$ cat constraint.sdc
create_clock -name core_clock -period 5.53 [get_ports {clk}]
set_input_delay 1.1060 -clock core_clock [delete_from_list [all_inputs] [get_ports {clk}]]
set_output_delay 1.1060 -clock core_clock [all_outputs]
set_load 0.01 [all_outputs]
$ cat config.mk
export PLATFORM = sky130hd
export DESIGN_NAME = FourBitCPU
export DESIGN_NICKNAME = FourBitCPU
export VERILOG_FILES = /design/flow/design.v
export SDC_FILE = /design/flow/constraint.sdc
export NUM_CORES = 4
export LEC_CHECK = 0
export CAP_MARGIN = 20
export CORE_MARGIN = 2
export CORE_UTILIZATION = 61
export SETUP_SLACK_MARGIN = 1.6
export SLEW_MARGIN = 20
$ cat run.sh
#!/bin/bash
# the make line also repeats each setting of config.mk as NAME=value (left out here)
make -C /OpenROAD-flow-scripts/flow DESIGN_CONFIG=/design/flow/config.mk WORK_HOME=/design/flow/orfs CLKGATE_MAP_FILE= finish
$ cat design.v
`timescale 1ns / 1ps
module FourBitCPU(rst, clk, opcode, address, myinput, myoutput, HLT, s_flag, z_flag, c_flag);
parameter n=4;
localparam DEPTH = 2**n;
input rst, clk;
input [3:0] opcode;
input [n-1:0] address;
input [7:0] myinput;
output reg [7:0] myoutput;
output reg HLT, s_flag, z_flag, c_flag;
reg [n-1:0] stackPoint;
reg [7:0] stackReg [0:DEPTH-1];
reg [7:0] mem [0:DEPTH-1];
reg [4:0] progCount;
integer i;
wire [n-1:0] addrNext = address + 1'b1;
wire [n-1:0] spDec    = stackPoint - 1'b1;
wire [7:0] memA   = mem[address];
wire [7:0] memA1  = mem[addrNext];
wire [7:0] mem0   = mem[0];
wire [7:0] stkTop = stackReg[stackPoint];
wire [8:0] sum    = {1'b0, memA} + {1'b0, myinput};
wire       borrow = (memA < myinput);
wire [7:0] andRes = memA & myinput;
wire [7:0] orRes  = memA | myinput;
wire [7:0] xorRes = memA ^ myinput;
always @(posedge clk)
begin
if (rst)
begin
  for (i=0; i<DEPTH; i=i+1)
    begin
      mem[i] <= i;
      stackReg[i] <= i;
    end
  c_flag <= 0;
  z_flag <= 0;
  s_flag <= 0;
  myoutput <= 0;
  HLT <= 0;
  progCount <= 0;
  stackPoint <= 4'b1110;
end
else if (progCount < 16 && !HLT)
begin
progCount <= progCount + 1;
case(opcode)
4'b0000:       
begin
  {c_flag, myoutput} <= sum;
  if (memA == 0) z_flag <= 1;
  s_flag <= 1'b0;
end
4'b0001:       
begin
  s_flag <= borrow;
  c_flag <= borrow;
  z_flag <= (memA == 0);
  myoutput <= memA;
end
4'b0010:       
begin
  mem[address] <= memA1;
  mem[addrNext] <= memA;
  myoutput <= memA1;
end
4'b0011:       
begin
  mem[address] <= mem0;
  if (mem0 == 0) z_flag <= 1;
  myoutput <= mem0;
end
4'b0100:       
begin
  myoutput <= memA >> 1;
end
4'b0101:       
begin
  mem[address] <= myinput;
  myoutput <= myinput;
  z_flag <= (myinput == 0);
end
4'b0110:       
begin
  myoutput <= memA;
  z_flag <= (memA == 0);
end
4'b0111:       
begin
  mem[address] <= andRes;
  myoutput <= andRes;
  if (andRes == 0) z_flag <= 1;
end
4'b1000:       
begin
  c_flag <= 0;
  z_flag <= 0;
  s_flag <= 0;
  myoutput <= memA;
end
4'b1001:       
begin
  mem[address] <= orRes;
  myoutput <= orRes;
  z_flag <= (orRes == 0);
  c_flag <= 1'b0;
  s_flag <= 1'b0;
end
4'b1010:       
begin
  mem[address] <= xorRes;
  myoutput <= xorRes;
  z_flag <= (xorRes == 0);
  c_flag <= 1'b0;
  s_flag <= 1'b0;
end
4'b1011:       
begin
  stackPoint <= spDec;
  stackReg[spDec] <= memA;
  myoutput <= memA;
end
4'b1100:       
begin
  mem[address] <= stkTop;
  stackPoint <= stackPoint + 1'b1;
  myoutput <= stkTop;
end
4'b1101:       
begin
  myoutput <= memA << 1;
  z_flag <= (memA == 0);
end
4'b1110:       
begin
  mem[address] <= ~memA;
  myoutput <= ~memA;
end
4'b1111:       
begin
  HLT <= 1'b1;
end
default: myoutput <= 0;
endcase
end
end
endmodule
==> results of run 1 <==
-- cell type report --
| cell class | count | area [sq um] |
|---|---|---|
| Timing Repair Buffer | 129 | 1250 |
| Inverter | 37 | 149 |
| Clock inverter | 14 | 93.8 |
| Multi-Input combinational cell | 983 | 8040 |
| Sequential cell | 281 | 8190 |
| Clock buffer | 39 | 763 |
| Fill cell | 1926 | 7970 |
| Tap cell | 341 | 427 |
-- what timing repair did --
item	CTS	global route
buffers inserted	11	21
endpoints found under the setup margin	137	147
gates cloned	2	3
hold endpoints to repair	0	0
resized	18	38
pin swaps	2	6
-- routing by layer --
layer | part of all wire, % | vias to the layer above | GRT usage (%) | wire length (um)
li1 | - | 5673 | - | -
met1 | 36 | 6682 | 54.4 | 20500
met2 | 46 | 1250 | 63.4 | 26400
met3 | 13 | 178 | 8.44 | 7610
met4 | 4.5 | 0 | 15.1 | 2590
met5 | 0 | - | 0 | 0
==> flow_summary.json, run 1 <==
{
  "status": "timing/DRC/antenna clean",
  "netlist.top_cell.by_area": "sky130_fd_sc_hd__edfxtp_1",
  "route.vias.total": 13800,
  "placed_area_sq_um": 17500,
  "cts_sinks": 281,
  "routed_via_density": 7.56,
  "worstPathMaxFanout": 16,
  "cts.root.buffer_cell": "sky130_fd_sc_hd__clkbuf_16",
  "critical_path.cell_chain": "buf_16 > buf_16 > mux4_2 > a22o_1 > a221oi_4 > buf_12 > inv_4 > ha_4 > inv_2 > a21oi_2 > a221oi_1 > a2111oi_1 > a211oi_2 > buf_6 > and3_1 > a21oi_1",
  "synth.ff_latch_count": 281,
  "most_common_cell": "sky130_fd_sc_hd__edfxtp_1",
  "clkTransAtPathRegs_ns": 0.06,
  "synth.area.mux_share_pct": 15.7,
  "clk_path_buf_depth": 3,
  "yosysCellCount": 1421,
  "cp_num_cells": 16,
  "max_cap_viol_count": 0,
  "synth_area_in_xor_xnor_pct": 0.836,
  "gpl.final_weighted_congestion": 1.03,
  "crit_arrival_ns": 4.17,
  "worst_ir_drop_vdd_mv": 0.370,
  "hold_slack_ns": 0.464,
  "share_comb_of_total_power_pct": 21.8,
  "post-dp-hpwl_um": 38000,
  "num_io_pins": 30,
  "slowest_delay_ns": 0.51,
  "grtUsageTotal_pct": 39.8,
  "number_of_antenna_violations_at_the_first_check_in_global_routing": 0,
  "die-width_um": 169,
  "power_frac_seq_pct": 44.7,
  "leading_power_group": "registers",
  "final_critical_path_setup_slack_ns": 1.65,
  "post_place_worst_slack_ns": 0.603,
  "worst_setup_path_startpoint": "address[0]",
  "fp_util_pct": 61.8,
  "layout_worst_path_cycle_share_pct": 70.1,
  "post_synth_num_cell_types": 71,
  "synth_warnings": 1,
  "critPathTopFamily": "AND-OR/OR-AND gates",
  "placementRows": 60,
  "drt_first_iter_violations": 2239,
  "clk-insertion-delay-late_ns": 0.58,
  "edff_count_synth": 256,
  "cpMostUsedCell": "sky130_fd_sc_hd__buf_16",
  "async_flop_share_pct": 0,
  "top_area_cell_share_pct": 46.3,
  "critical_path.n_buffers_inverters": 6,
  "internal_reg_to_reg_setup_slack_ns": 1.99,
  "timing.clock.skew_ns": 0.0207,
  "worst_hold_path_type": "register to register",
  "worst-setup-path-type": "input port to register",
  "pwr.group.clock_mw": 1.82,
  "number_of_hold_buffers_added_after_cts": 0,
  "core_area_sq_um": 26900,
  "switching_share_pct": 30.1,
  "postSynthAreaPerCell_sq_um": 11.7,
  "finalSetupViolCount": 0,
  "hold_end": "myoutput[3]",
  "maxSlewViolCount": 0,
  "num_antenna_cells": 0,
  "post_synthesis_cell_area_sq_um": 16600,
  "synthesis.instances": 1421,
  "total_leakage_power_nw": 6.35,
  "finish.utilization_pct": 70.4,
  "overflow": 0,
  "final_design_area_no_fill_sq_um": 18900,
  "floorplan.die.height_um": 169,
  "grt_pass1_vias": 13100,
  "synthSimpleGateAreaFrac_pct": 12.2,
  "seq_area_frac_synth_pct": 49.3,
  "net_switching_component_of_the_power_mw": 1.64,
  "crit_path_end_kind": "register",
  "comb_cell_power_mw": 1.19,
  "wire_length_of_the_first_global_routing_pass_um": 84000,
  "hold_path_depth": 2,
  "nets": 1516,
  "relative_slew_slack_pct": 44.4,
  "tritoncts_clock_tree": "done",
  "area_leaders": "sky130_fd_sc_hd__edfxtp_1, sky130_fd_sc_hd__mux4_2, sky130_fd_sc_hd__o22ai_1",
  "synth-compound-area-share_pct": 14.7,
  "tns_ns": 0,
  "rr_startpoint": "mem[0][3]",
  "rsz0062_at_grt": "false",
  "grt_max_degree": 39,
  "seq_cell_power_mw": 2.43,
  "chip_area_sq_um": 28600,
  "slowest_stage": "sky130_fd_sc_hd__mux4_2",
  "worst_slew_pin_slew_ns": 0.814,
  "startpoint_type": "input port",
  "number_of_warnings_the_tools_reported": 54,
  "power-per-cell-area_nw_per_um2": 288,
  "wirelength_um": 57100,
  "synth_nets": 1476,
  "final.min_clock_period_ns": 3.88,
  "htreeDepth": 1,
  "yosys_most_used_dff": "sky130_fd_sc_hd__edfxtp_1",
  "worstSetupEndpoint": "mem[8][3]",
  "layout-area-overhead-vs-synth_pct": 13.8,
  "share_of_synthesized_cell_area_in_full_adder_half_adder_and_majority_cells_pct": 2.83,
  "drtPass1Iterations": 6,
  "numCtsBuffers": 29,
  "p_int_mw": 3.80,
  "placed_cells": 1734,
  "timing.critical_path.required_ns": 5.82,
  "final-hold-violation-count": 0,
  "yosys_area_sq_um": 16600,
  "max_clock_freq_ghz": 0.258,
  "power.share.clock_pct": 33.5,
  "drc": 0,
  "port_buffers": 29,
  "ant_nets": 0,
  "worstReg2RegEnd": "mem[8][3]",
  "worstHoldStart": "myoutput[3]",
  "ff2ff_path_depth": 14,
  "main_logic_family_after_synthesis": "multiplexers",
  "detail_route.wl_per_cell_um": 31.3,
  "finalPower_mw": 5.44,
  "netlist_top_cells_count": "sky130_fd_sc_hd__edfxtp_1, sky130_fd_sc_hd__nor2_1, sky130_fd_sc_hd__nand2_1",
  "instances_no_fill": 1824
}
==> run 2, diff against run 1 <==
CAP_MARGIN = 15   (was 20)
CELL_PAD_IN_SITES_GLOBAL_PLACEMENT = 2   (was unset)
CORE_ASPECT_RATIO = 1.15   (was unset)
CORE_UTILIZATION = 69   (was 61)
CTS_CLUSTER_SIZE = 25   (was unset)
GPL_ROUTABILITY_DRIVEN = 1   (was unset)
GPL_TIMING_DRIVEN = 0   (was unset)
MIN_ROUTING_LAYER = met1   (was unset)
PLACE_DENSITY_LB_ADDON = 0.05   (was unset)
SETUP_SLACK_MARGIN = unset   (was 1.6)
SLEW_MARGIN = 25   (was 20)
TNS_END_PERCENT = 40   (was unset)
clock period = 5.4 ns   (was 5.53 ns; I/O delays follow)
==> run 2 against run 1 <==
Effect of this change: the flow now stops in 3_1_place_gp_skip_io; die size fell by 11%; synthesized cell count did not move; area after synthesis did not move.
==> flow_summary.json, run 2 <==
{
  "synth_area_in_xor_xnor_pct": 0.836,
  "synthSimpleGateAreaFrac_pct": 12.2,
  "netlist.top_cell.by_area": "sky130_fd_sc_hd__edfxtp_1",
  "synth.area.mux_share_pct": 15.7,
  "core_area_sq_um": 23500,
  "fp_util_pct": 70.7,
  "error_text_reported_by_the_tool": "[ERROR FLW-0024] Place density exceeds 1.0 (current PLACE_DENSITY_LB_ADDON =  0.05). Please check if the value of  PLACE_DENSITY_LB_ADDON is between 0 and 0.99.",
  "synth_warnings": 1,
  "async_flop_share_pct": 0,
  "yosys_area_sq_um": 16600,
  "post_synth_num_cell_types": 71,
  "floorplan.die.height_um": 170,
  "most_common_cell": "sky130_fd_sc_hd__edfxtp_1",
  "netlist_top_cells_count": "sky130_fd_sc_hd__edfxtp_1, sky130_fd_sc_hd__nor2_1, sky130_fd_sc_hd__nand2_1",
  "postSynthAreaPerCell_sq_um": 11.7,
  "seq_area_frac_synth_pct": 49.3,
  "edff_count_synth": 256,
  "synthesis.instances": 1421,
  "synth_nets": 1476,
  "share_of_synthesized_cell_area_in_full_adder_half_adder_and_majority_cells_pct": 2.83,
  "area_leaders": "sky130_fd_sc_hd__edfxtp_1, sky130_fd_sc_hd__mux4_2, sky130_fd_sc_hd__o22ai_1",
  "chip_area_sq_um": 25300,
  "status": "stopped before the end",
  "synth.ff_latch_count": 281,
  "die-width_um": 149,
  "post_synthesis_cell_area_sq_um": 16600,
  "main_logic_family_after_synthesis": "multiplexers",
  "yosys_most_used_dff": "sky130_fd_sc_hd__edfxtp_1",
  "yosysCellCount": 1421,
  "placementRows": 60,
  "top_area_cell_share_pct": 46.3,
  "flow.stopped_at": "3_1_place_gp_skip_io",
  "synth-compound-area-share_pct": 14.7
}
==> run 3, diff against run 2 <==
ABC_AREA = 0   (was unset)
CAP_MARGIN = 40   (was 15)
CELL_PAD_IN_SITES_GLOBAL_PLACEMENT = 0   (was 2)
CORE_ASPECT_RATIO = 1.77   (was 1.15)
CORE_MARGIN = 3   (was 2)
CORE_UTILIZATION = 60   (was 69)
CTS_CLUSTER_SIZE = 12   (was 25)
GPL_ROUTABILITY_DRIVEN = 0   (was 1)
GPL_TIMING_DRIVEN = unset   (was 0)
MIN_ROUTING_LAYER = unset   (was met1)
PLACE_DENSITY = 0.77   (was unset)
PLACE_DENSITY_LB_ADDON = unset   (was 0.05)
SLEW_MARGIN = 5   (was 25)
TNS_END_PERCENT = unset   (was 40)
clock period = 4.53 ns   (was 5.4 ns; I/O delays follow)
==> run 3 against run 2 <==
Effect of this change: now clean on timing, DRC and antenna; synthesized cell count is the same; die size grew 18%; area after synthesis is the same.
==> flow_summary.json, run 3 <==
{
  "synth_area_in_xor_xnor_pct": 0.836,
  "worst_ir_drop_vdd_mv": 0.348,
  "grt_pass1_vias": 14200,
  "post_place_worst_slack_ns": -0.204,
  "drc": 0,
  "share_of_synthesized_cell_area_in_full_adder_half_adder_and_majority_cells_pct": 2.83,
  "net_switching_component_of_the_power_mw": 1.94,
  "cts.root.buffer_cell": "sky130_fd_sc_hd__clkbuf_16",
  "worst_setup_path_startpoint": "address[1]",
  "power.share.clock_pct": 31.4,
  "cp_num_cells": 16,
  "comb_cell_power_mw": 1.48,
  "yosysCellCount": 1421,
  "worstReg2RegEnd": "mem[7][6]",
  "ff2ff_path_depth": 13,
  "overflow": 0,
  "num_io_pins": 30,
  "power-per-cell-area_nw_per_um2": 345,
  "worst-setup-path-type": "input port to register",
  "status": "timing/DRC/antenna clean",
  "timing.clock.skew_ns": 0.0143,
  "tritoncts_clock_tree": "done",
  "yosys_area_sq_um": 16600,
  "total_leakage_power_nw": 6.41,
  "synth.ff_latch_count": 281,
  "pwr.group.clock_mw": 2.04,
  "synth_nets": 1476,
  "startpoint_type": "input port",
  "max_clock_freq_ghz": 0.227,
  "final_design_area_no_fill_sq_um": 18800,
  "synthSimpleGateAreaFrac_pct": 12.2,
  "final.min_clock_period_ns": 4.40,
  "number_of_antenna_violations_at_the_first_check_in_global_routing": 2,
  "crit_path_end_kind": "register",
  "hold_path_depth": 2,
  "worstHoldStart": "myoutput[5]",
  "share_comb_of_total_power_pct": 22.7,
  "fp_util_pct": 61.3,
  "rr_startpoint": "mem[0][6]",
  "leading_power_group": "registers",
  "netlist_top_cells_count": "sky130_fd_sc_hd__edfxtp_1, sky130_fd_sc_hd__nor2_1, sky130_fd_sc_hd__nand2_1",
  "seq_area_frac_synth_pct": 49.3,
  "core_area_sq_um": 27100,
  "slowest_stage": "sky130_fd_sc_hd__clkdlybuf4s50_1",
  "cts_sinks": 281,
  "switching_share_pct": 29.9,
  "routed_via_density": 7.48,
  "htreeDepth": 1,
  "ant_nets": 0,
  "area_leaders": "sky130_fd_sc_hd__edfxtp_1, sky130_fd_sc_hd__mux4_2, sky130_fd_sc_hd__o22ai_1",
  "p_int_mw": 4.56,
  "detail_route.wl_per_cell_um": 31.8,
  "post-dp-hpwl_um": 42500,
  "slowest_delay_ns": 0.51,
  "timing.critical_path.required_ns": 4.81,
  "crit_arrival_ns": 4.68,
  "number_of_hold_buffers_added_after_cts": 0,
  "port_buffers": 29,
  "finish.utilization_pct": 69.4,
  "internal_reg_to_reg_setup_slack_ns": 0.60,
  "hold_slack_ns": 0.453,
  "synthesis.instances": 1421,
  "num_antenna_cells": 0,
  "route.vias.total": 14100,
  "floorplan.die.height_um": 227,
  "async_flop_share_pct": 0,
  "top_area_cell_share_pct": 46.3,
  "seq_cell_power_mw": 2.98,
  "layout_worst_path_cycle_share_pct": 97.2,
  "worst_hold_path_type": "register to register",
  "final-hold-violation-count": 0,
  "synth.area.mux_share_pct": 15.7,
  "wire_length_of_the_first_global_routing_pass_um": 89100,
  "synth_warnings": 1,
  "critical_path.cell_chain": "clkdlybuf4s50_1 > buf_12 > buf_4 > mux4_2 > a22o_1 > a221oi_4 > inv_1 > ha_1 > nor3_1 > o21ai_0 > a21oi_1 > a21oi_1 > a211oi_1 > o21a_1 > buf_12 > o22ai_1",
  "drt_first_iter_violations": 2425,
  "clk_path_buf_depth": 3,
  "maxSlewViolCount": 0,
  "worst_slew_pin_slew_ns": 0.882,
  "number_of_warnings_the_tools_reported": 50,
  "relative_slew_slack_pct": 39.7,
  "final_critical_path_setup_slack_ns": 0.127,
  "chip_area_sq_um": 29800,
  "yosys_most_used_dff": "sky130_fd_sc_hd__edfxtp_1",
  "wirelength_um": 59800,
  "post_synthesis_cell_area_sq_um": 16600,
  "postSynthAreaPerCell_sq_um": 11.7,
  "rsz0062_at_grt": "false",
  "max_cap_viol_count": 0,
  "layout-area-overhead-vs-synth_pct": 13.3,
  "synth-compound-area-share_pct": 14.7,
  "clk-insertion-delay-late_ns": 0.57,
  "critical_path.n_buffers_inverters": 5,
  "numCtsBuffers": 27,
  "drtPass1Iterations": 10,
  "worstPathMaxFanout": 16,
  "finalSetupViolCount": 0,
  "nets": 1558,
  "clkTransAtPathRegs_ns": 0.06,
  "power_frac_seq_pct": 45.9,
  "critPathTopFamily": "AND-OR/OR-AND gates",
  "hold_end": "myoutput[5]",
  "netlist.top_cell.by_area": "sky130_fd_sc_hd__edfxtp_1",
  "placementRows": 80,
  "cts.repair_timing.setup_buffer_count": 0,
  "worstSetupEndpoint": "mem[7][6]",
  "cts_resized": 0,
  "edff_count_synth": 256,
  "grt_max_degree": 40,
  "grtUsageTotal_pct": 41.4,
  "placed_area_sq_um": 18100,
  "post_synth_num_cell_types": 71,
  "die-width_um": 131,
  "most_common_cell": "sky130_fd_sc_hd__edfxtp_1",
  "main_logic_family_after_synthesis": "multiplexers"
}
[run 3: routing by layer]
layer  global-route usage, %  wire length (um)  vias up
met4                    36.8              7620        0
met2                    66.3             28400     1283
met3                    14.8              7690      488
met5                       0                 0        -
li1                        -                 -     5730
met1                    41.4             16100     6579
[run 3: area by class of cell]
class | count | area [sq um]
inverter | 37 | 139
multi-input combinational | 983 | 7800
tap | 369 | 462
timing repair buffer | 173 | 1510
sequential | 281 | 8190
clock inverter | 2 | 13.8
clock buffer | 37 | 723
fill | 1914 | 8290
[run 3: stage by stage]
stage               total power, mW  setup TNS, ns  std cells
floorplan                      3.80              0       1421
global placement               4.38          -2.60       1842
detailed placement             4.40          -3.02       1842
CTS                            6.37              0       1881
global route                   6.63              0       1882
finish                         6.49              0       1882
==> run 4, diff against run 3 <==
ABC_AREA = 1   (was 0)
CAP_MARGIN = 20   (was 40)
CORE_ASPECT_RATIO = 0.62   (was 1.77)
CORE_MARGIN = 2   (was 3)
CORE_UTILIZATION = 68   (was 60)
CTS_CLUSTER_SIZE = 74   (was 12)
GPL_ROUTABILITY_DRIVEN = 1   (was 0)
GPL_TIMING_DRIVEN = 1   (was unset)
PLACE_DENSITY = 0.66   (was 0.77)
SETUP_SLACK_MARGIN = 0.01   (was unset)
SLEW_MARGIN = 15   (was 5)
TNS_END_PERCENT = 95   (was unset)
clock period = 3.91 ns   (was 4.53 ns; I/O delays follow)
==> run 4 against run 3 <==
Effect of this change: still clean on timing, DRC and antenna; sequential power grew 16%; worst hold slack gained 0.013 ns; global-route usage grew 7.9 points; die size is 7.6% lower; clock power up 29%; worst setup slack better by 0.093 ns; count of clock-buffer cells in the layout shrank 3; critical path depth grew 2; first-iteration DRC count rose by 69%; critical path type unchanged; critical endpoint is now myoutput[7].
==> flow_summary.json, run 4 <==
{
  "synth.area.mux_share_pct": 0,
  "max_clock_freq_ghz": 0.271,
  "share_comb_of_total_power_pct": 24.7,
  "postSynthAreaPerCell_sq_um": 7.52,
  "number_of_hold_buffers_added_after_cts": 0,
  "wire_length_of_the_first_global_routing_pass_um": 101000,
  "area_leaders": "sky130_fd_sc_hd__edfxtp_1, sky130_fd_sc_hd__nand2_1, sky130_fd_sc_hd__nor2_1",
  "placementRows": 46,
  "nets": 2572,
  "routed_via_density": 6.58,
  "rsz0062_at_grt": "false",
  "switching_share_pct": 32.9,
  "most_common_cell": "sky130_fd_sc_hd__nand2_1",
  "hold_path_depth": 2,
  "main_logic_family_after_synthesis": "simple AND/OR/NAND/NOR gates",
  "total_leakage_power_nw": 8.97,
  "synth_warnings": 1,
  "status": "timing/DRC/antenna clean",
  "chip_area_sq_um": 27500,
  "seq_area_frac_synth_pct": 46.0,
  "cts.root.buffer_cell": "sky130_fd_sc_hd__clkbuf_16",
  "finalPower_mw": 8.09,
  "detail_route.wl_per_cell_um": 24.0,
  "post_synthesis_cell_area_sq_um": 17800,
  "die-width_um": 210,
  "grt_pass1_vias": 17200,
  "worstReg2RegEnd": "c_flag",
  "critPathTopFamily": "buffers and inverters",
  "crit_arrival_ns": 4.15,
  "cts.repair_timing.setup_buffer_count": 0,
  "comb_cell_power_mw": 2.00,
  "clkTransAtPathRegs_ns": 0.06,
  "hold_slack_ns": 0.467,
  "share_of_synthesized_cell_area_in_full_adder_half_adder_and_majority_cells_pct": 2.64,
  "top_area_cell_share_pct": 43.1,
  "htreeDepth": 1,
  "fp_util_pct": 69.4,
  "leading_power_group": "registers",
  "max_cap_viol_count": 0,
  "yosys_most_used_dff": "sky130_fd_sc_hd__edfxtp_1",
  "tritoncts_clock_tree": "done",
  "gpl.final_weighted_congestion": 1.12,
  "power.share.clock_pct": 32.5,
  "drt_first_iter_violations": 4088,
  "power-per-cell-area_nw_per_um2": 393,
  "number_of_antenna_violations_at_the_first_check_in_global_routing": 1,
  "internal_reg_to_reg_setup_slack_ns": 0.57,
  "num_io_pins": 30,
  "core_area_sq_um": 25700,
  "final.min_clock_period_ns": 3.69,
  "p_int_mw": 5.42,
  "netlist_top_cells_count": "sky130_fd_sc_hd__nand2_1, sky130_fd_sc_hd__nor2_1, sky130_fd_sc_hd__edfxtp_1",
  "cts_sinks": 281,
  "worst_hold_path_type": "register to register",
  "grt_max_degree": 66,
  "worstPathMaxFanout": 10,
  "yosysCellCount": 2369,
  "overflow": 0,
  "layout_worst_path_cycle_share_pct": 94.4,
  "final_design_area_no_fill_sq_um": 20600,
  "netlist.top_cell.by_area": "sky130_fd_sc_hd__edfxtp_1",
  "finalSetupViolCount": 0,
  "pwr.group.clock_mw": 2.63,
  "ff2ff_path_depth": 21,
  "slowest_stage": "sky130_fd_sc_hd__clkdlybuf4s50_1",
  "net_switching_component_of_the_power_mw": 2.66,
  "slowest_delay_ns": 0.55,
  "finish.utilization_pct": 80.1,
  "clk_path_buf_depth": 3,
  "post_place_worst_slack_ns": -0.435,
  "yosys_area_sq_um": 17800,
  "synth.ff_latch_count": 281,
  "number_of_warnings_the_tools_reported": 52,
  "timing.critical_path.required_ns": 4.37,
  "relative_slew_slack_pct": 43.4,
  "layout-area-overhead-vs-synth_pct": 15.4,
  "maxSlewViolCount": 0,
  "route.vias.total": 18900,
  "synthesis.instances": 2369,
  "wirelength_um": 68900,
  "floorplan.die.height_um": 131,
  "async_flop_share_pct": 0,
  "cp_num_cells": 18,
  "post-dp-hpwl_um": 49600,
  "final_critical_path_setup_slack_ns": 0.220,
  "ant_nets": 0,
  "placed_area_sq_um": 19700,
  "grtUsageTotal_pct": 49.2,
  "timing.clock.skew_ns": 0.0107,
  "hold_end": "progCount[3]",
  "drtPass1Iterations": 19,
  "critical_path.n_buffers_inverters": 7,
  "seq_cell_power_mw": 3.46,
  "comb_area_sq_um": 8170,
  "power_frac_seq_pct": 42.8,
  "edff_count_synth": 256,
  "cts_resized": 0,
  "startpoint_type": "input port",
  "numCtsBuffers": 26,
  "synthSimpleGateAreaFrac_pct": 28.9,
  "clk-insertion-delay-late_ns": 0.57,
  "synth_nets": 2424,
  "rr_startpoint": "mem[0][0]",
  "worstHoldStart": "progCount[3]",
  "ff_latch_area_sq_um": 8190,
  "worst-setup-path-type": "input port to register",
  "fillCellCount": 1729,
  "worst_ir_drop_vdd_mv": 0.373,
  "crit_path_end_kind": "register",
  "port_buffers": 29,
  "synth_area_in_xor_xnor_pct": 0.492,
  "post_synth_num_cell_types": 46,
  "worstSetupEndpoint": "myoutput[7]",
  "synth-compound-area-share_pct": 13.7,
  "final-hold-violation-count": 0,
  "drc": 0,
  "critical_path.cell_chain": "clkdlybuf4s50_1 > nor2_1 > buf_4 > buf_4 > nand2_1 > nand2_1 > nor2_2 > buf_4 > inv_2 > ha_1 > inv_1 > o221ai_1 > a221oi_1 > nand3_1 > nor3_1 > o21ai_0 > nand2_1 > inv_1",
  "worst_setup_path_startpoint": "address[2]",
  "worst_slew_pin_slew_ns": 0.848
}
==> run 4: layout make-up <==
cell class / count / share of cell area [%]
flip-flops and latches: 281 / 39.8
clock buffers: 34 / 3.61
inverters: 260 / 4.76
diodes: 1 / 0.0122
well taps: 336 / 2.04
multi-input cells: 1718 / 39.7
repair buffers: 230 / 9.50
clock inverters: 14 / 0.566
==> run 4: routing by layer <==
layer	GRT usage [%]	routed length [um]	vias to the layer above
li1	-	-	8111
met1	70.5	25200	8525
met2	64.2	26100	1951
met3	26.8	15200	311
met4	12.9	2320	2
met5	0	56	-
==> run 4: per-stage QoR <==
stage / cells / TNS [ns]
finish: 2874 / 0
global route: 2873 / 0
CTS: 2873 / 0
detailed placement: 2825 / -16.75
global placement: 2825 / -7.31
floorplan: 2369 / 0
==> run 5, diff against run 4 <==
ABC_AREA = unset   (was 1)
CELL_PAD_IN_SITES_GLOBAL_PLACEMENT = unset   (was 0)
CORE_ASPECT_RATIO = unset   (was 0.62)
CORE_UTILIZATION = 72   (was 68)
CTS_CLUSTER_DIAMETER = 27   (was unset)
CTS_CLUSTER_SIZE = unset   (was 74)
GPL_ROUTABILITY_DRIVEN = unset   (was 1)
GPL_TIMING_DRIVEN = unset   (was 1)
PLACE_DENSITY = unset   (was 0.66)
PLACE_DENSITY_LB_ADDON = 0.28   (was unset)
SETUP_SLACK_MARGIN = unset   (was 0.01)
SLEW_MARGIN = 20   (was 15)
TNS_END_PERCENT = unset   (was 95)
clock period = 3.44 ns   (was 3.91 ns; I/O delays follow)
==> run 5 against run 4 <==
Effect of this change: the run now fails in 5_1_grt; die size is 12% lower; synthesized cell count is 40% lower; area after synthesis fell by 6.7%.
==> flow_summary.json, run 5 <==
{
  "status": "stopped before the end",
  "flow.stopped_at": "5_1_grt",
  "error_text_reported_by_the_tool": "[ERROR GRT-0116] Global routing finished with congestion. Check the congestion regions in the DRC Viewer.",
  "netlist.top_cell.by_area": "sky130_fd_sc_hd__edfxtp_1",
  "number_of_hold_buffers_added_after_cts": 0,
  "post-dp-hpwl_um": 41500,
  "synth_nets": 1476,
  "clk_path_buf_depth": 3,
  "post_synthesis_cell_area_sq_um": 16600,
  "main_logic_family_after_synthesis": "multiplexers",
  "share_of_synthesized_cell_area_in_full_adder_half_adder_and_majority_cells_pct": 2.83,
  "core_area_sq_um": 22600,
  "synth_area_in_xor_xnor_pct": 0.836,
  "chip_area_sq_um": 24300,
  "num_io_pins": 30,
  "synth.ff_latch_count": 281,
  "yosysCellCount": 1421,
  "synthSimpleGateAreaFrac_pct": 12.2,
  "top_area_cell_share_pct": 46.3,
  "edff_count_synth": 256,
  "synth.area.mux_share_pct": 15.7,
  "htreeDepth": 2,
  "port_buffers": 29,
  "numCtsBuffers": 57,
  "netlist_top_cells_count": "sky130_fd_sc_hd__edfxtp_1, sky130_fd_sc_hd__nor2_1, sky130_fd_sc_hd__nand2_1",
  "grtUsageTotal_pct": 77.2,
  "yosys_area_sq_um": 16600,
  "placementRows": 55,
  "fp_util_pct": 73.4,
  "synth-compound-area-share_pct": 14.7,
  "overflow": 2,
  "most_common_cell": "sky130_fd_sc_hd__edfxtp_1",
  "area_leaders": "sky130_fd_sc_hd__edfxtp_1, sky130_fd_sc_hd__mux4_2, sky130_fd_sc_hd__o22ai_1",
  "synthesis.instances": 1421,
  "cts.root.buffer_cell": "sky130_fd_sc_hd__clkbuf_16",
  "gpl.final_weighted_congestion": 1.13,
  "seq_area_frac_synth_pct": 49.3,
  "synth_warnings": 1,
  "placed_cells": 1876,
  "yosys_most_used_dff": "sky130_fd_sc_hd__edfxtp_1",
  "postSynthAreaPerCell_sq_um": 11.7,
  "cts_sinks": 281,
  "die-width_um": 156,
  "floorplan.die.height_um": 156,
  "post_synth_num_cell_types": 71,
  "async_flop_share_pct": 0
}
[run 5: layer usage]
layer	overflow	track usage, %
met5	0	32.1
met4	1	69.6
met3	0	66.3
met2	1	91.1
met1	0	79.8
[run 5: stage by stage]
step | utilization (%) | hold WS [ns] | instance area (sq um) | setup slack, ns
after floorplan | - | 0.471 | 17200 | -0.291
after global placement | 85.0 | 0.454 | 19200 | -0.716
after detailed placement | 85.0 | 0.462 | 19200 | -0.922
after CTS | 95.3 | 0.498 | 21600 | -0.00315
[run 5: timing repair]
item / 4_1_cts
gates resized: 32
pin swaps: 15
buffers inserted: 11
setup endpoints to repair: 139
gates cloned: 2
==> run 6, diff against run 5 <==
CTS_CLUSTER_DIAMETER = 28   (was 27)
CTS_CLUSTER_SIZE = 54   (was unset)
PLACE_DENSITY_LB_ADDON = 0.01   (was 0.28)
SETUP_SLACK_MARGIN = 0.69   (was unset)
clock period = 4.03 ns   (was 3.44 ns; I/O delays follow)
==> run 6 against run 5 <==
Effect of this change: synthesized cell count stayed put; the run again fails in 5_1_grt; area after synthesis unchanged; die size unchanged.
==> flow_summary.json, run 6 <==
{
  "netlist_top_cells_count": "sky130_fd_sc_hd__edfxtp_1, sky130_fd_sc_hd__nor2_1, sky130_fd_sc_hd__nand2_1",
  "placed_area_sq_um": 18200,
  "yosysCellCount": 1421,
  "fp_util_pct": 73.4,
  "core_area_sq_um": 22600,
  "numCtsBuffers": 51,
  "post_place_worst_slack_ns": -0.152,
  "area_leaders": "sky130_fd_sc_hd__edfxtp_1, sky130_fd_sc_hd__mux4_2, sky130_fd_sc_hd__o22ai_1",
  "flow.stopped_at": "5_1_grt",
  "cts.root.buffer_cell": "sky130_fd_sc_hd__clkbuf_16",
  "synth_nets": 1476,
  "die-width_um": 156,
  "synth.area.mux_share_pct": 15.7,
  "share_of_synthesized_cell_area_in_full_adder_half_adder_and_majority_cells_pct": 2.83,
  "post_synthesis_cell_area_sq_um": 16600,
  "overflow": 2425,
  "top_area_cell_share_pct": 46.3,
  "num_io_pins": 30,
  "most_common_cell": "sky130_fd_sc_hd__edfxtp_1",
  "clk_path_buf_depth": 3,
  "post_synth_num_cell_types": 71,
  "port_buffers": 29,
  "cts_sinks": 281,
  "number_of_hold_buffers_added_after_cts": 0,
  "gpl.final_weighted_congestion": 1.09,
  "edff_count_synth": 256,
  "synthesis.instances": 1421,
  "seq_area_frac_synth_pct": 49.3,
  "post-dp-hpwl_um": 40200,
  "error_text_reported_by_the_tool": "[ERROR GRT-0232] Routing congestion too high. Check the congestion heatmap in the GUI.",
  "synthSimpleGateAreaFrac_pct": 12.2,
  "yosys_area_sq_um": 16600,
  "grtUsageTotal_pct": 108,
  "htreeDepth": 2,
  "postSynthAreaPerCell_sq_um": 11.7,
  "synth-compound-area-share_pct": 14.7,
  "status": "stopped before the end",
  "async_flop_share_pct": 0,
  "synth_warnings": 1,
  "synth.ff_latch_count": 281,
  "synth_area_in_xor_xnor_pct": 0.836,
  "yosys_most_used_dff": "sky130_fd_sc_hd__edfxtp_1",
  "main_logic_family_after_synthesis": "multiplexers",
  "placementRows": 55,
  "chip_area_sq_um": 24300,
  "netlist.top_cell.by_area": "sky130_fd_sc_hd__edfxtp_1",
  "floorplan.die.height_um": 156
}
-- run 6: metrics by stage --
step | utilization, % | power [mW] | instances
3_5_place_dp | 80.3 | 4.98 | 1753
3_3_place_gp | 80.3 | 4.94 | 1753
4_1_cts | 91.0 | 9.45 | 1885
2_1_floorplan | - | 4.39 | 1421
-- run 6: what timing repair did --
| action | in CTS |
|---|---|
| setup endpoints to repair | 138 |
| buffers inserted | 32 |
| gates resized | 62 |
| pin swaps | 39 |
| cloned | 4 |
-- run 6: per-layer routing --
metal | overflow | GRT usage, %
met1 | 95 | 95.6
met2 | 1521 | 130
met3 | 92 | 87.7
met4 | 689 | 125
met5 | 28 | 79.5
==> run 7, diff against run 6 <==
CELL_PAD_IN_SITES_GLOBAL_PLACEMENT = 0   (was unset)
CORE_MARGIN = 9   (was 2)
CORE_UTILIZATION = 69   (was 72)
CTS_CLUSTER_DIAMETER = 240   (was 28)
CTS_CLUSTER_SIZE = unset   (was 54)
GPL_TIMING_DRIVEN = 0   (was unset)
PLACE_DENSITY_LB_ADDON = 0.21   (was 0.01)
SETUP_SLACK_MARGIN = -0.34   (was 0.69)
clock period = 8.67 ns   (was 4.03 ns; I/O delays follow)
==> run 7 against run 6 <==
Effect of this change: now clean on timing, DRC and antenna; synthesized cell count unchanged; die size up 23%; area after synthesis unchanged.
==> flow_summary.json, run 7 <==
{
  "routed_via_density": 8.25,
  "critPathTopFamily": "buffers and inverters",
  "cts.root.buffer_cell": "sky130_fd_sc_hd__clkbuf_16",
  "netlist.top_cell.by_area": "sky130_fd_sc_hd__edfxtp_1",
  "switching_share_pct": 30.8,
  "postSynthAreaPerCell_sq_um": 11.7,
  "worst_slew_pin_slew_ns": 1.19,
  "critical_path.cell_chain": "clkdlybuf4s50_1 > clkbuf_1 > clkbuf_1 > mux4_2 > a22o_1 > a221oi_2 > clkbuf_1 > clkbuf_1 > ha_1 > inv_1 > a221oi_1 > a21oi_1 > a221oi_1 > o221ai_1 > a211oi_1 > a211o_1 > a21oi_1",
  "synth-compound-area-share_pct": 14.7,
  "die-width_um": 173,
  "p_int_mw": 2.48,
  "cpMostUsedCell": "sky130_fd_sc_hd__clkbuf_1",
  "most_common_cell": "sky130_fd_sc_hd__edfxtp_1",
  "overflow": 0,
  "pwr.group.clock_mw": 1.32,
  "layout-area-overhead-vs-synth_pct": 10.0,
  "rsz0062_at_grt": "false",
  "worst_setup_path_startpoint": "address[1]",
  "tritoncts_clock_tree": "done",
  "cts.repair_timing.setup_buffer_count": 0,
  "area_leaders": "sky130_fd_sc_hd__edfxtp_1, sky130_fd_sc_hd__mux4_2, sky130_fd_sc_hd__o22ai_1",
  "hold_path_depth": 2,
  "timing.critical_path.required_ns": 9.10,
  "tns_ns": 0,
  "cts_sinks": 281,
  "worstPathMaxFanout": 10,
  "net_switching_component_of_the_power_mw": 1.10,
  "yosysCellCount": 1421,
  "max_clock_freq_ghz": 0.128,
  "wire_length_of_the_first_global_routing_pass_um": 95800,
  "clk-insertion-delay-late_ns": 0.60,
  "cp_num_cells": 17,
  "leading_power_group": "registers",
  "maxSlewViolCount": 0,
  "worstHoldStart": "myoutput[5]",
  "yosys_area_sq_um": 16600,
  "critical_path.n_buffers_inverters": 6,
  "netlist_top_cells_count": "sky130_fd_sc_hd__edfxtp_1, sky130_fd_sc_hd__nor2_1, sky130_fd_sc_hd__nand2_1",
  "share_comb_of_total_power_pct": 19.7,
  "layout_worst_path_cycle_share_pct": 90.0,
  "synthesis.instances": 1421,
  "drt_first_iter_violations": 3370,
  "grt_max_degree": 16,
  "post_synthesis_cell_area_sq_um": 16600,
  "num_io_pins": 30,
  "floorplan.die.height_um": 173,
  "finalPower_mw": 3.59,
  "max_cap_viol_count": 0,
  "power.share.clock_pct": 36.9,
  "synth_area_in_xor_xnor_pct": 0.836,
  "internal_reg_to_reg_setup_slack_ns": 3.04,
  "port_buffers": 28,
  "clkTransAtPathRegs_ns": 0.07,
  "share_of_synthesized_cell_area_in_full_adder_half_adder_and_majority_cells_pct": 2.83,
  "numCtsBuffers": 29,
  "route.vias.total": 15000,
  "total_leakage_power_nw": 6.03,
  "wirelength_um": 65200,
  "core_area_sq_um": 23500,
  "synth_warnings": 1,
  "cts_resized": 0,
  "drc": 0,
  "synth.ff_latch_count": 281,
  "ff_latch_area_sq_um": 8190,
  "rr_startpoint": "mem[0][5]",
  "final-hold-violation-count": 0,
  "crit_arrival_ns": 8.24,
  "hold_slack_ns": 0.465,
  "crit_path_end_kind": "register",
  "power-per-cell-area_nw_per_um2": 196,
  "fp_util_pct": 70.6,
  "grt_pass1_vias": 14800,
  "worst_ir_drop_vdd_mv": 0.187,
  "number_of_warnings_the_tools_reported": 50,
  "finalSetupViolCount": 0,
  "synth.area.mux_share_pct": 15.7,
  "clk_path_buf_depth": 3,
  "grtUsageTotal_pct": 42.7,
  "final.min_clock_period_ns": 7.81,
  "status": "timing/DRC/antenna clean",
  "slowest_delay_ns": 0.70,
  "hold_end": "myoutput[5]",
  "ant_nets": 0,
  "nets": 1535,
  "number_of_hold_buffers_added_after_cts": 0,
  "htreeDepth": 1,
  "post-dp-hpwl_um": 44800,
  "top_area_cell_share_pct": 46.3,
  "ff2ff_path_depth": 14,
  "power_frac_seq_pct": 43.4,
  "drtPass1Iterations": 13,
  "worstReg2RegEnd": "myoutput[5]",
  "worst-setup-path-type": "input port to register",
  "comb_cell_power_mw": 0.708,
  "seq_area_frac_synth_pct": 49.3,
  "fillCellCount": 1419,
  "gpl.final_weighted_congestion": 1.09,
  "slowest_stage": "sky130_fd_sc_hd__clkbuf_1",
  "number_of_antenna_violations_at_the_first_check_in_global_routing": 4,
  "synthSimpleGateAreaFrac_pct": 12.2,
  "startpoint_type": "input port",
  "comb_area_sq_um": 7710,
  "chip_area_sq_um": 30000,
  "yosys_most_used_dff": "sky130_fd_sc_hd__edfxtp_1",
  "async_flop_share_pct": 0,
  "worstSetupEndpoint": "myoutput[5]",
  "edff_count_synth": 256,
  "worst_hold_path_type": "register to register",
  "timing.clock.skew_ns": 0.0261,
  "seq_cell_power_mw": 1.56,
  "detail_route.wl_per_cell_um": 35.8,
  "relative_slew_slack_pct": 20.4,
  "synth_nets": 1476,
  "post_synth_num_cell_types": 71,
  "placementRows": 56,
  "main_logic_family_after_synthesis": "multiplexers"
}
run 7: stage by stage:
stage	instances	setup WS, ns	utilization, %	cell area, sq um
after floorplan	1421	3.16	-	16600
after global placement	1768	0.674	73.5	17300
after detailed placement	1768	0.760	73.5	17300
after CTS	1822	1.33	77.6	18300
after global routing	1822	0.947	77.6	18300
final	1824	0.865	77.7	18300
run 7: area by class of cell:
| cell class | count | share of cell area (%) |
|---|---|---|
| well taps | 319 | 2.18 |
| clock buffers | 33 | 4.05 |
| flip-flops and latches | 281 | 44.8 |
| diodes | 2 | 0.0274 |
| plain buffers | 120 | 3.26 |
| multi-input cells | 983 | 42.2 |
| clock inverters | 21 | 1.22 |
| inverters | 37 | 0.760 |
| repair buffers | 28 | 1.53 |
run 7: metal layers:
metal / up-vias / wire (um) / track usage, %
met2: 1852 / 27500 / 62.1
met5: - / 0 / 0
met1: 6944 / 19900 / 49.7
li1: 5708 / - / -
met4: 0 / 6100 / 30.3
met3: 539 / 11800 / 19.4
==> run 8, diff against run 7 <==
CORE_ASPECT_RATIO = 1.06   (was unset)
CORE_MARGIN = 2   (was 9)
CORE_UTILIZATION = 67   (was 69)
CTS_CLUSTER_DIAMETER = unset   (was 240)
CTS_CLUSTER_SIZE = 36   (was unset)
GPL_ROUTABILITY_DRIVEN = 1   (was unset)
GPL_TIMING_DRIVEN = 1   (was 0)
PLACE_DENSITY_LB_ADDON = unset   (was 0.21)
SETUP_SLACK_MARGIN = 0.97   (was -0.34)
SLEW_MARGIN = 15   (was 20)
TNS_END_PERCENT = 95   (was unset)
clock period = 3.91 ns   (was 8.67 ns; I/O delays follow)
==> run 8 against run 7 <==
Effect of this change: the run now fails in 5_1_grt; synthesized cell count stayed put; die size decreased by 13%; area after synthesis stayed put.
==> flow_summary.json, run 8 <==
{
  "floorplan.die.height_um": 166,
  "number_of_hold_buffers_added_after_cts": 0,
  "placed_area_sq_um": 18900,
  "numCtsBuffers": 29,
  "synth.area.mux_share_pct": 15.7,
  "post_synth_num_cell_types": 71,
  "share_of_synthesized_cell_area_in_full_adder_half_adder_and_majority_cells_pct": 2.83,
  "top_area_cell_share_pct": 46.3,
  "error_text_reported_by_the_tool": "[ERROR GRT-0232] Routing congestion too high. Check the congestion heatmap in the GUI.",
  "synthesis.instances": 1421,
  "num_io_pins": 30,
  "fp_util_pct": 68.0,
  "synthSimpleGateAreaFrac_pct": 12.2,
  "status": "stopped before the end",
  "synth_warnings": 1,
  "postSynthAreaPerCell_sq_um": 11.7,
  "chip_area_sq_um": 26100,
  "clk_path_buf_depth": 3,
  "die-width_um": 157,
  "placementRows": 59,
  "area_leaders": "sky130_fd_sc_hd__edfxtp_1, sky130_fd_sc_hd__mux4_2, sky130_fd_sc_hd__o22ai_1",
  "synth_area_in_xor_xnor_pct": 0.836,
  "async_flop_share_pct": 0,
  "yosys_area_sq_um": 16600,
  "grtUsageTotal_pct": 77.7,
  "edff_count_synth": 256,
  "main_logic_family_after_synthesis": "multiplexers",
  "netlist_top_cells_count": "sky130_fd_sc_hd__edfxtp_1, sky130_fd_sc_hd__nor2_1, sky130_fd_sc_hd__nand2_1",
  "flow.stopped_at": "5_1_grt",
  "post_synthesis_cell_area_sq_um": 16600,
  "seq_area_frac_synth_pct": 49.3,
  "gpl.final_weighted_congestion": 1.02,
  "core_area_sq_um": 24400,
  "post-dp-hpwl_um": 43400,
  "cts_sinks": 281,
  "synth-compound-area-share_pct": 14.7,
  "port_buffers": 29,
  "synth_nets": 1476,
  "most_common_cell": "sky130_fd_sc_hd__edfxtp_1",
  "netlist.top_cell.by_area": "sky130_fd_sc_hd__edfxtp_1",
  "synth.ff_latch_count": 281,
  "yosys_most_used_dff": "sky130_fd_sc_hd__edfxtp_1",
  "yosysCellCount": 1421,
  "htreeDepth": 1,
  "cts.root.buffer_cell": "sky130_fd_sc_hd__clkbuf_16",
  "overflow": 82
}
==> run 8: repair_timing <==
action                     in CTS
cloned                          7
hold endpoints to repair        0
buffers inserted               46
gates resized                 166
pin swaps                      51
setup endpoints to repair     461
==> run 8: metal layers <==
metal,overflow,track usage (%)
met4,38,75.2
met2,40,91.0
met1,0,80.2
met5,1,25.7
met3,3,64.8
==> run 8: metrics by stage <==
step | power (mW) | setup WS, ns | instances
detailed placement | 5.24 | -0.225 | 1876
floorplan | 4.53 | 0.0851 | 1421
global placement | 5.20 | -0.156 | 1876
CTS | 8.55 | 0.559 | 1983
==> run 9, diff against run 8 <==
ABC_AREA = 1   (was unset)
CELL_PAD_IN_SITES_GLOBAL_PLACEMENT = unset   (was 0)
CORE_ASPECT_RATIO = unset   (was 1.06)
CORE_UTILIZATION = 72   (was 67)
CTS_CLUSTER_SIZE = 37   (was 36)
GPL_ROUTABILITY_DRIVEN = unset   (was 1)
GPL_TIMING_DRIVEN = unset   (was 1)
PLACE_DENSITY_LB_ADDON = 0.04   (was unset)
SETUP_SLACK_MARGIN = 1.51   (was 0.97)
SLEW_MARGIN = 20   (was 15)
TNS_END_PERCENT = 35   (was 95)
clock period = 5.25 ns   (was 3.91 ns; I/O delays follow)
==> run 9 against run 8 <==
Effect of this change: die size fell by 0.23%; synthesized cell count rose by 67%; now clean on timing, DRC and antenna; area after synthesis up 7.2%.
==> flow_summary.json, run 9 <==
{
  "power_frac_seq_pct": 42.2,
  "htreeDepth": 1,
  "tritoncts_clock_tree": "done",
  "worst_slew_pin_slew_ns": 1.07,
  "yosysCellCount": 2369,
  "cpMostUsedCell": "sky130_fd_sc_hd__nand2_1",
  "post_synthesis_cell_area_sq_um": 17800,
  "top_area_cell_share_pct": 43.1,
  "max_cap_viol_count": 0,
  "clk_path_buf_depth": 3,
  "seq_cell_power_mw": 2.57,
  "gpl.final_weighted_congestion": 1.08,
  "number_of_hold_buffers_added_after_cts": 0,
  "synth.ff_latch_count": 281,
  "status": "timing/DRC/antenna clean",
  "share_of_synthesized_cell_area_in_full_adder_half_adder_and_majority_cells_pct": 2.64,
  "die-width_um": 161,
  "grt_pass1_vias": 17100,
  "wirelength_um": 65900,
  "critical_path.cell_chain": "clkbuf_2 > buf_6 > clkinvlp_4 > buf_4 > buf_12 > a21oi_1 > o21ai_0 > nand2_1 > nand2_1 > nand2_1 > nor2_4 > ha_1 > a221oi_1 > nand2_1 > nand3_2 > nand2_2 > nand2_1 > nand2_1",
  "leading_power_group": "registers",
  "detail_route.wl_per_cell_um": 24.1,
  "relative_slew_slack_pct": 28.2,
  "netlist_top_cells_count": "sky130_fd_sc_hd__nand2_1, sky130_fd_sc_hd__nor2_1, sky130_fd_sc_hd__edfxtp_1",
  "timing.clock.skew_ns": 0.0248,
  "ant_nets": 0,
  "core_area_sq_um": 24300,
  "synthSimpleGateAreaFrac_pct": 28.9,
  "worstReg2RegEnd": "mem[14][0]",
  "critPathTopFamily": "simple AND/OR/NAND/NOR gates",
  "finalSetupViolCount": 0,
  "synth_warnings": 1,
  "number_of_warnings_the_tools_reported": 54,
  "routed_via_density": 6.84,
  "placementRows": 57,
  "worstPathMaxFanout": 16,
  "worst_hold_path_type": "register to register",
  "total_leakage_power_nw": 8.44,
  "drc": 0,
  "layout-area-overhead-vs-synth_pct": 12.2,
  "share_comb_of_total_power_pct": 22.4,
  "slowest_delay_ns": 0.42,
  "post_synth_num_cell_types": 46,
  "comb_cell_power_mw": 1.36,
  "tns_ns": 0,
  "max_clock_freq_ghz": 0.257,
  "edff_count_synth": 256,
  "worst-setup-path-type": "input port to register",
  "worst_ir_drop_vdd_mv": 0.310,
  "worstSetupEndpoint": "mem[8][2]",
  "worst_setup_path_startpoint": "address[1]",
  "chip_area_sq_um": 26000,
  "postSynthAreaPerCell_sq_um": 7.52,
  "num_io_pins": 30,
  "worstHoldStart": "progCount[3]",
  "yosys_area_sq_um": 17800,
  "switching_share_pct": 32.3,
  "ff2ff_path_depth": 12,
  "hold_path_depth": 2,
  "clkTransAtPathRegs_ns": 0.06,
  "p_int_mw": 4.12,
  "drt_first_iter_violations": 3386,
  "power.share.clock_pct": 35.5,
  "rr_startpoint": "HLT",
  "synth_area_in_xor_xnor_pct": 0.492,
  "grtUsageTotal_pct": 48.1,
  "slowest_stage": "sky130_fd_sc_hd__a221oi_1",
  "timing.critical_path.required_ns": 5.58,
  "pwr.group.clock_mw": 2.16,
  "drtPass1Iterations": 13,
  "post-dp-hpwl_um": 41400,
  "fp_util_pct": 73.3,
  "rsz0062_at_grt": "true",
  "most_common_cell": "sky130_fd_sc_hd__nand2_1",
  "power-per-cell-area_nw_per_um2": 305,
  "netlist.top_cell.by_area": "sky130_fd_sc_hd__edfxtp_1",
  "nets": 2445,
  "route.vias.total": 18700,
  "clk-insertion-delay-late_ns": 0.58,
  "cp_num_cells": 18,
  "internal_reg_to_reg_setup_slack_ns": 1.52,
  "port_buffers": 29,
  "main_logic_family_after_synthesis": "simple AND/OR/NAND/NOR gates",
  "yosys_most_used_dff": "sky130_fd_sc_hd__edfxtp_1",
  "startpoint_type": "input port",
  "hold_slack_ns": 0.465,
  "final.min_clock_period_ns": 3.89,
  "synth_nets": 2424,
  "area_leaders": "sky130_fd_sc_hd__edfxtp_1, sky130_fd_sc_hd__nand2_1, sky130_fd_sc_hd__nor2_1",
  "floorplan.die.height_um": 161,
  "maxSlewViolCount": 0,
  "cts_sinks": 281,
  "net_switching_component_of_the_power_mw": 1.97,
  "crit_arrival_ns": 4.22,
  "synthesis.instances": 2369,
  "critical_path.n_buffers_inverters": 5,
  "final-hold-violation-count": 0,
  "number_of_antenna_violations_at_the_first_check_in_global_routing": 2,
  "synth.area.mux_share_pct": 0,
  "hold_end": "progCount[3]",
  "overflow": 0,
  "wire_length_of_the_first_global_routing_pass_um": 95200,
  "crit_path_end_kind": "register",
  "synth-compound-area-share_pct": 13.7,
  "cts.root.buffer_cell": "sky130_fd_sc_hd__clkbuf_16",
  "grt_max_degree": 130,
  "seq_area_frac_synth_pct": 46.0,
  "async_flop_share_pct": 0,
  "layout_worst_path_cycle_share_pct": 74.1,
  "numCtsBuffers": 30
}
==> run 9: per-layer routing <==
layer | global-route usage, % | up-vias | part of all wire (%)
met5 | 0 | - | 0.015
met4 | 25.8 | 2 | 7.8
met3 | 13.8 | 560 | 18
met2 | 73.2 | 2002 | 42
met1 | 62.9 | 8301 | 32
li1 | - | 7864 | -
==> run 9: timing repair <==
item | CTS | global route
pin swaps | 7 | 10
setup endpoints to repair | 209 | 273
gates resized | 41 | 52
gates cloned | 3 | 2
hold endpoints to repair | 0 | 0
setup buffers | 8 | 13
==> run 9: final cells by class <==
cell class	instances	area [sq um]
Antenna cell	1	2.50
Fill cell	1553	4340
Timing Repair Buffer	96	925
Multi-Input combinational cell	1720	8450
Sequential cell	281	8190
Clock buffer	34	766
Timing Repair inverter	1	11.3
Inverter	260	1020
Clock inverter	21	218
Tap cell	324	405
==> run 9: through the flow <==
step	area, sq um	setup WS (ns)	util (%)	cells	power [mW]
2_1_floorplan	17800	1.49	-	2369	3.31
3_3_place_gp	18400	0.600	75.6	2656	3.71
3_5_place_dp	18400	0.528	75.6	2656	3.74
4_1_cts	19700	1.35	80.9	2722	5.89
5_1_grt	20000	1.29	82.2	2737	6.16
6_report	20000	1.36	82.2	2738	6.09
==> run 10, diff against run 9 <==
ABC_AREA = unset   (was 1)
CAP_MARGIN = 15   (was 20)
CELL_PAD_IN_SITES_DETAIL_PLACEMENT = 2   (was unset)
CORE_UTILIZATION = 40   (was 72)
CTS_CLUSTER_SIZE = unset   (was 37)
GPL_ROUTABILITY_DRIVEN = 0   (was unset)
HOLD_SLACK_MARGIN = 0.03   (was unset)
PLACE_DENSITY_LB_ADDON = unset   (was 0.04)
SETUP_SLACK_MARGIN = unset   (was 1.51)
TNS_END_PERCENT = 90   (was 35)
clock period = 8.0 ns   (was 5.25 ns; I/O delays follow)
==> run 10 against run 9 <==
Effect of this change: still clean; final area down 7.8%; routed wire length up 11%; sequential share of layout area up 3.4 points; combinational power down 43%; cell count down 29%; clock power down 27%; worst setup slack better by 0.077 ns; largest cell class is now flip-flops and latches; highest routed layer unchanged.
==> flow_summary.json, run 10 <==
{
  "status": "timing/DRC/antenna clean",
  "final_design_area_no_fill_sq_um": 18400,
  "timing.critical_path.required_ns": 8.44,
  "cts_resized": 0,
  "placed_area_sq_um": 17300,
  "share_of_synthesized_cell_area_in_full_adder_half_adder_and_majority_cells_pct": 2.83,
  "synth.area.mux_share_pct": 15.7,
  "timing.clock.skew_ns": 0.0274,
  "yosys_area_sq_um": 16600,
  "internal_reg_to_reg_setup_slack_ns": 2.92,
  "num_antenna_cells": 0,
  "critical_path.cell_chain": "buf_4 > buf_12 > mux4_2 > a22o_1 > a221oi_4 > buf_4 > inv_1 > ha_1 > inv_1 > o22ai_1 > a221oi_1 > o221ai_1 > a221o_1 > a22oi_2 > nor2_1",
  "ff2ff_path_depth": 13,
  "leading_power_group": "registers",
  "drtPass1Iterations": 7,
  "rsz0062_at_grt": "false",
  "maxSlewViolCount": 0,
  "clk_path_buf_depth": 3,
  "tritoncts_clock_tree": "done",
  "crit_path_end_kind": "register",
  "worstPathMaxFanout": 45,
  "area_leaders": "sky130_fd_sc_hd__edfxtp_1, sky130_fd_sc_hd__mux4_2, sky130_fd_sc_hd__o22ai_1",
  "postSynthAreaPerCell_sq_um": 11.7,
  "slowest_stage": "sky130_fd_sc_hd__a221oi_1",
  "worst_slew_pin_slew_ns": 1.24,
  "hold_end": "myoutput[5]",
  "nets": 1455,
  "worst_hold_path_type": "register to register",
  "worst_ir_drop_vdd_mv": 0.127,
  "grt_pass1_vias": 15200,
  "cts.repair_timing.setup_buffer_count": 0,
  "post-dp-hpwl_um": 48800,
  "yosys_most_used_dff": "sky130_fd_sc_hd__edfxtp_1",
  "wirelength_um": 73400,
  "overflow": 0,
  "wire_length_of_the_first_global_routing_pass_um": 108000,
  "ant_nets": 0,
  "cts.root.buffer_cell": "sky130_fd_sc_hd__clkbuf_16",
  "cp_num_cells": 15,
  "startpoint_type": "input port",
  "post_synthesis_cell_area_sq_um": 16600,
  "clkTransAtPathRegs_ns": 0.05,
  "yosysCellCount": 1421,
  "route.vias.total": 14400,
  "cts_sinks": 281,
  "drt_first_iter_violations": 2219,
  "tns_ns": 0,
  "numCtsBuffers": 35,
  "worst_setup_path_startpoint": "address[0]",
  "grtUsageTotal_pct": 33.8,
  "async_flop_share_pct": 0,
  "synth_nets": 1476,
  "switching_share_pct": 31.4,
  "netlist_top_cells_count": "sky130_fd_sc_hd__edfxtp_1, sky130_fd_sc_hd__nor2_1, sky130_fd_sc_hd__nand2_1",
  "layout-area-overhead-vs-synth_pct": 10.9,
  "rr_startpoint": "mem[0][2]",
  "p_int_mw": 2.77,
  "most_common_cell": "sky130_fd_sc_hd__edfxtp_1",
  "main_logic_family_after_synthesis": "multiplexers",
  "crit_arrival_ns": 7.01,
  "number_of_hold_buffers_added_after_cts": 0,
  "worstHoldStart": "myoutput[5]",
  "floorplan.die.height_um": 208,
  "fillCellCount": 4060,
  "share_comb_of_total_power_pct": 19.3,
  "synth-compound-area-share_pct": 14.7,
  "seq_cell_power_mw": 1.69,
  "synthSimpleGateAreaFrac_pct": 12.2,
  "seq_area_frac_synth_pct": 49.3,
  "worstReg2RegEnd": "myoutput[2]",
  "synth_warnings": 1,
  "final.min_clock_period_ns": 6.56,
  "fp_util_pct": 40.6,
  "num_io_pins": 30,
  "grt_max_degree": 47,
  "comb_cell_power_mw": 0.781,
  "edff_count_synth": 256,
  "max_cap_viol_count": 0,
  "worst-setup-path-type": "input port to register",
  "netlist.top_cell.by_area": "sky130_fd_sc_hd__edfxtp_1",
  "detail_route.wl_per_cell_um": 37.5,
  "port_buffers": 29,
  "post_synth_num_cell_types": 71,
  "die-width_um": 208,
  "finalSetupViolCount": 0,
  "comb_area_sq_um": 7820,
  "final-hold-violation-count": 0,
  "hold_path_depth": 2,
  "synthesis.instances": 1421,
  "core_area_sq_um": 40900,
  "net_switching_component_of_the_power_mw": 1.27,
  "clk-insertion-delay-late_ns": 0.59,
  "synth_area_in_xor_xnor_pct": 0.836,
  "placementRows": 74,
  "max_clock_freq_ghz": 0.152,
  "layout_worst_path_cycle_share_pct": 82.1,
  "top_area_cell_share_pct": 46.3,
  "finalPower_mw": 4.05,
  "critical_path.n_buffers_inverters": 5,
  "synth.ff_latch_count": 281,
  "chip_area_sq_um": 43200,
  "power_frac_seq_pct": 41.7,
  "htreeDepth": 2,
  "drc": 0,
  "number_of_warnings_the_tools_reported": 50,
  "number_of_antenna_violations_at_the_first_check_in_global_routing": 2,
  "power-per-cell-area_nw_per_um2": 219,
  "power.share.clock_pct": 39.0,
  "routed_via_density": 7.35,
  "total_leakage_power_nw": 6.00,
  "worstSetupEndpoint": "myoutput[2]",
  "pwr.group.clock_mw": 1.58,
  "relative_slew_slack_pct": 17.4,
  "slowest_delay_ns": 1.01,
  "ff_latch_area_sq_um": 8190,
  "critPathTopFamily": "AND-OR/OR-AND gates"
}
-- run 10: area by class of cell --
| type | count | area share (%) |
|---|---|---|
| Sequential cell | 281 | 44.4 |
| Multi-Input combinational cell | 983 | 42.4 |
| Clock buffer | 44 | 4.99 |
| Tap cell | 532 | 3.61 |
| Timing Repair Buffer | 62 | 2.92 |
| Clock inverter | 17 | 0.903 |
| Inverter | 37 | 0.753 |
-- run 10: per-stage QoR --
| stage | cells | hold WS (ns) | util [%] | worst slack [ns] |
|---|---|---|---|---|
| global route | 1956 | 0.518 | 45.0 | 1.20 |
| global placement | 1895 | 0.448 | 42.3 | 1.49 |
| detailed placement | 1895 | 0.465 | 42.4 | 1.19 |
| CTS | 1956 | 0.473 | 45.0 | 1.68 |
| finish | 1956 | 0.473 | 45.0 | 1.44 |
| floorplan | 1421 | 0.471 | - | 2.63 |
-- run 10: routing by layer --
| metal | part of all wire, % | up-vias | wire length, um | GRT usage [%] |
|---|---|---|---|---|
| met4 | 7.0 | 2 | 5150 | 18.6 |
| li1 | - | 5535 | - | - |
| met3 | 11 | 372 | 7860 | 8.97 |
| met5 | 0.018 | - | 13 | 0 |
| met2 | 47 | 1173 | 34800 | 55.8 |
| met1 | 35 | 7291 | 25600 | 40.2 |
==> run 11, diff against run 10 <==
CAP_MARGIN = 20   (was 15)
CELL_PAD_IN_SITES_DETAIL_PLACEMENT = unset   (was 2)
CORE_UTILIZATION = 72   (was 40)
GPL_ROUTABILITY_DRIVEN = unset   (was 0)
HOLD_SLACK_MARGIN = unset   (was 0.03)
SETUP_SLACK_MARGIN = 0.63   (was unset)
TNS_END_PERCENT = unset   (was 90)
clock period = 7.69 ns   (was 8.0 ns; I/O delays follow)
==> run 11 against run 10 <==
Effect of this change: non-clock buffer count rose by 2; register-to-register slack improved by 0.33 ns; die size fell by 44%; largest power group unchanged; final area fell by 1.8%; worst setup slack improved by 0.38 ns; largest cell class unchanged; routed wire length fell by 25%; first-iteration DRC count rose by 6.8%; sequential share of layout area rose by 0.82 points; critical endpoint is now mem[8][2]; global-route usage rose by 12 points.
==> flow_summary.json, run 11 <==
{
  "switching_share_pct": 28.8,
  "htreeDepth": 1,
  "cts_sinks": 281,
  "share_of_synthesized_cell_area_in_full_adder_half_adder_and_majority_cells_pct": 2.83,
  "post_synthesis_cell_area_sq_um": 16600,
  "rsz0062_at_grt": "false",
  "drc": 0,
  "post_synth_num_cell_types": 71,
  "hold_end": "myoutput[5]",
  "layout-area-overhead-vs-synth_pct": 8.92,
  "core_area_sq_um": 22600,
  "die-width_um": 156,
  "overflow": 0,
  "maxSlewViolCount": 0,
  "max_cap_viol_count": 0,
  "synthesis.instances": 1421,
  "net_switching_component_of_the_power_mw": 1.16,
  "worstReg2RegEnd": "mem[8][2]",
  "async_flop_share_pct": 0,
  "cp_num_cells": 13,
  "clk-insertion-delay-late_ns": 0.59,
  "nets": 1451,
  "critPathTopFamily": "AND-OR/OR-AND gates",
  "worst-setup-path-type": "input port to register",
  "final-hold-violation-count": 0,
  "share_comb_of_total_power_pct": 18.5,
  "fp_util_pct": 73.4,
  "synth.ff_latch_count": 281,
  "routed_via_density": 8.19,
  "cts.root.buffer_cell": "sky130_fd_sc_hd__clkbuf_16",
  "numCtsBuffers": 29,
  "placementRows": 55,
  "pwr.group.clock_mw": 1.54,
  "critical_path.cell_chain": "clkdlybuf4s50_1 > buf_4 > inv_1 > ha_2 > buf_4 > mux4_2 > mux2i_1 > mux2_2 > nand2_1 > o21ai_1 > a21oi_1 > a221oi_4 > o22ai_1",
  "top_area_cell_share_pct": 46.3,
  "cpMostUsedCell": "sky130_fd_sc_hd__buf_4",
  "final.min_clock_period_ns": 5.87,
  "number_of_warnings_the_tools_reported": 52,
  "p_int_mw": 2.87,
  "grtUsageTotal_pct": 45.7,
  "number_of_antenna_violations_at_the_first_check_in_global_routing": 0,
  "worst_setup_path_startpoint": "address[1]",
  "worst_slew_pin_slew_ns": 1.20,
  "clk_path_buf_depth": 3,
  "grt_pass1_vias": 13500,
  "finalSetupViolCount": 0,
  "port_buffers": 29,
  "number_of_hold_buffers_added_after_cts": 0,
  "slowest_delay_ns": 0.94,
  "seq_area_frac_synth_pct": 49.3,
  "floorplan.die.height_um": 156,
  "hold_path_depth": 2,
  "critical_path.n_buffers_inverters": 4,
  "timing.clock.skew_ns": 0.0294,
  "power_frac_seq_pct": 43.4,
  "route.vias.total": 14000,
  "post-dp-hpwl_um": 35500,
  "area_leaders": "sky130_fd_sc_hd__edfxtp_1, sky130_fd_sc_hd__mux4_2, sky130_fd_sc_hd__o22ai_1",
  "power-per-cell-area_nw_per_um2": 223,
  "worstPathMaxFanout": 24,
  "chip_area_sq_um": 24300,
  "leading_power_group": "registers",
  "total_leakage_power_nw": 6.00,
  "placed_area_sq_um": 17000,
  "synth-compound-area-share_pct": 14.7,
  "rr_startpoint": "mem[0][2]",
  "postSynthAreaPerCell_sq_um": 11.7,
  "drtPass1Iterations": 13,
  "wirelength_um": 55100,
  "synth_nets": 1476,
  "synth_warnings": 1,
  "crit_path_end_kind": "register",
  "crit_arrival_ns": 6.13,
  "synthSimpleGateAreaFrac_pct": 12.2,
  "worst_hold_path_type": "register to register",
  "edff_count_synth": 256,
  "drt_first_iter_violations": 2369,
  "tns_ns": 0,
  "ff2ff_path_depth": 9,
  "wire_length_of_the_first_global_routing_pass_um": 81700,
  "cts.repair_timing.setup_buffer_count": 0,
  "startpoint_type": "input port",
  "timing.critical_path.required_ns": 7.94,
  "comb_cell_power_mw": 0.744,
  "relative_slew_slack_pct": 20.3,
  "synth.area.mux_share_pct": 15.7,
  "worstSetupEndpoint": "mem[8][2]",
  "most_common_cell": "sky130_fd_sc_hd__edfxtp_1",
  "seq_cell_power_mw": 1.75,
  "netlist.top_cell.by_area": "sky130_fd_sc_hd__edfxtp_1",
  "worst_ir_drop_vdd_mv": 0.292,
  "yosys_most_used_dff": "sky130_fd_sc_hd__edfxtp_1",
  "detail_route.wl_per_cell_um": 32.3,
  "yosys_area_sq_um": 16600,
  "power.share.clock_pct": 38.1,
  "internal_reg_to_reg_setup_slack_ns": 3.25,
  "gpl.final_weighted_congestion": 1.03,
  "slowest_stage": "sky130_fd_sc_hd__a221oi_4",
  "max_clock_freq_ghz": 0.170,
  "cts_resized": 0,
  "ant_nets": 0,
  "num_io_pins": 30,
  "netlist_top_cells_count": "sky130_fd_sc_hd__edfxtp_1, sky130_fd_sc_hd__nor2_1, sky130_fd_sc_hd__nand2_1",
  "num_antenna_cells": 0,
  "worstHoldStart": "myoutput[5]",
  "final_design_area_no_fill_sq_um": 18100,
  "status": "timing/DRC/antenna clean",
  "main_logic_family_after_synthesis": "multiplexers",
  "synth_area_in_xor_xnor_pct": 0.836,
  "clkTransAtPathRegs_ns": 0.07,
  "layout_worst_path_cycle_share_pct": 76.4,
  "tritoncts_clock_tree": "done",
  "yosysCellCount": 1421,
  "finalPower_mw": 4.03,
  "grt_max_degree": 54
}
-- run 11: final cells by class --
type | instances | area (sq um)
Clock buffer | 37 | 806
Multi-Input combinational cell | 983 | 7820
Tap cell | 285 | 357
Timing Repair Buffer | 64 | 558
Fill cell | 1251 | 4540
Inverter | 37 | 139
Clock inverter | 17 | 234
Sequential cell | 281 | 8190
-- run 11: per-stage QoR --
step,std cells,worst slack [ns],hold slack (ns),utilization [%]
2_1_floorplan,1421,2.38,0.471,-
3_3_place_gp,1650,1.54,0.444,75.3
3_5_place_dp,1650,1.40,0.457,75.3
4_1_cts,1704,1.95,0.470,79.9
5_1_grt,1704,1.57,0.506,80.0
6_report,1704,1.82,0.469,80.0
-- run 11: routing by layer --
layer | global-route usage [%] | share of wire, % | vias to the layer above
li1 | - | - | 5510
met1 | 59.7 | 32 | 6565
met2 | 69.5 | 44 | 1535
met3 | 13.3 | 16 | 343
met4 | 26.2 | 7.4 | 0
met5 | 0 | 0 | -
Power figures rest on the tool's default switching activity, not on a simulated workload.
